// usb_top_level
module usb_top_level(
    input logic clk,
    input logic n_rst,
    input logic hsel,
    input logic [3:0] haddr,
    input logic [1:0] htrans,
    input logic  [1:0] hsize,
    input logic hwrite,
    input logic [31:0] hwdata,
    output logic [31:0] hrdata,
    output logic hresp,
    output logic hready,
    output logic d_mode,
    input logic d_plus_in,
    input logic d_minus_in,
    output logic d_plus_out,
    output logic d_minus_out,
    output logic [6:0] buffer_occupancy,
    output logic get_rx_data,
    output logic [3:0] tx_packet,
    output logic tx_transfer_active
);
Settings: LEC_CHECK=0, CAP_MARGIN=20, CORE_MARGIN=2, CORE_UTILIZATION=70, CTS_CLUSTER_SIZE=20, SETUP_SLACK_MARGIN=1.33, SLEW_MARGIN=20; clock period 4.84 ns.
run.sh (not shown) runs the stock make flow with config.mk's settings and CLKGATE_MAP_FILE=.
The baseline died in 5_1_grt.
Next try:
Settings changed: CORE_UTILIZATION 70 to 59, CTS_CLUSTER_SIZE 20 to not set, SETUP_SLACK_MARGIN 1.33 to not set.
Clock period 4.84 ns to 3.91 ns, I/O delays scaled along.
Now the flow completed, yet does not pass: negative setup slack.
Die area rose by 18%.
Synthesized area stays the same.
Synthesized cell count stays the same.

---

Setup of v56:
Starting RTL as in the previous note.
==> flow/design.v (excerpt) <==
module usb_top_level(
    input logic clk,
    input logic n_rst,
    input logic hsel,
    input logic [3:0] haddr,
    input logic [1:0] htrans,
    input logic  [1:0] hsize,
    input logic hwrite,
    input logic [31:0] hwdata,
    output logic [31:0] hrdata,
    output logic hresp,
    output logic hready,
    output logic d_mode,
    input logic d_plus_in,
    input logic d_minus_in,
    output logic d_plus_out,
    output logic d_minus_out,
    output logic [6:0] buffer_occupancy,
    output logic get_rx_data,
    output logic [3:0] tx_packet,
    output logic tx_transfer_active
);
Settings: LEC_CHECK=0, CAP_MARGIN=20, CELL_PAD_IN_SITES_GLOBAL_PLACEMENT=3, CORE_MARGIN=2, CORE_UTILIZATION=64, CTS_CLUSTER_DIAMETER=98, GPL_TIMING_DRIVEN=1, MAX_ROUTING_LAYER=met4, MIN_ROUTING_LAYER=met1, PLACE_DENSITY_LB_ADDON=0.12, SLEW_MARGIN=20; clock period 7.11 ns.
Status: v56 FAILED at global placement without I/O (3_1_place_gp_skip_io) (tool error)
For v46, these inputs were changed with respect to v56:
# v56
export LEC_CHECK = 0
export CAP_MARGIN = 20
export CELL_PAD_IN_SITES_GLOBAL_PLACEMENT = 3
export CORE_MARGIN = 2
export CORE_UTILIZATION = 64
export CTS_CLUSTER_DIAMETER = 98
export GPL_TIMING_DRIVEN = 1
export MAX_ROUTING_LAYER = met4
export MIN_ROUTING_LAYER = met1
export PLACE_DENSITY_LB_ADDON = 0.12
export SLEW_MARGIN = 20
create_clock -name core_clock -period 7.11 [get_ports {clk}]
# v46
export LEC_CHECK = 0
export CAP_MARGIN = 20
export CORE_MARGIN = 2
export CORE_UTILIZATION = 45
export SLEW_MARGIN = 20
create_clock -name core_clock -period 4.09 [get_ports {clk}]
Notes after the runs:
- Diff v56..v46 | yosys cell count | unchanged
- Diff v56 -> v46: synthesized-area fraction occupied by and/or/nand/nor cells level; die height increased 49 um.
- The remaining runs in v56 and v46 completed every stage, whereas v56 halted early.
- v56 never completed, since it errored out during global placement without I/O (3_1_place_gp_skip_io).
- Re area after synthesis: no difference whatsoever between v56 and v46.
- Diff v56..v46 | multiplexer area fraction after synthesis | negligible
- Relative to v56, v46 degrades overall die area.
- From v46 to v56, register bit total from synthesis did not move at all.
- Taking v56 as the reference, in v46 area of the core shows an increase of 43%, sequential cell area fraction in the yosys report shows no meaningful change, effective utilization at floorplan shows a reduction of 19 points, chip width shows an increase of 19%.
Here is what was changed in the inputs of v43 compared with v46.
# v46
export LEC_CHECK = 0
export CAP_MARGIN = 20
export CORE_MARGIN = 2
export CORE_UTILIZATION = 45
export SLEW_MARGIN = 20
create_clock -name core_clock -period 4.09 [get_ports {clk}]
# v43
export LEC_CHECK = 0
export CAP_MARGIN = 20
export CORE_MARGIN = 2
export CORE_UTILIZATION = 45
export SLEW_MARGIN = 20
create_clock -name core_clock -period 10.0 [get_ports {clk}]
==> results <==
v46 reports its worst setup path startpoint as BUFFER.get_ptr_controller.get_ptr[0] while v43 reports BUFFER.get_ptr_controller.get_ptr[2]. Detailed-route wire length per cell, v43 and v46: higher on v43. [compare] base=v46 new=v43: met2 layer usage reported by global route now smaller, global-route wire length before repair now smaller. Total detailed-routing wirelength: v43 lower than v46. v43 | status: complete | timing, DRC, antenna: pass.
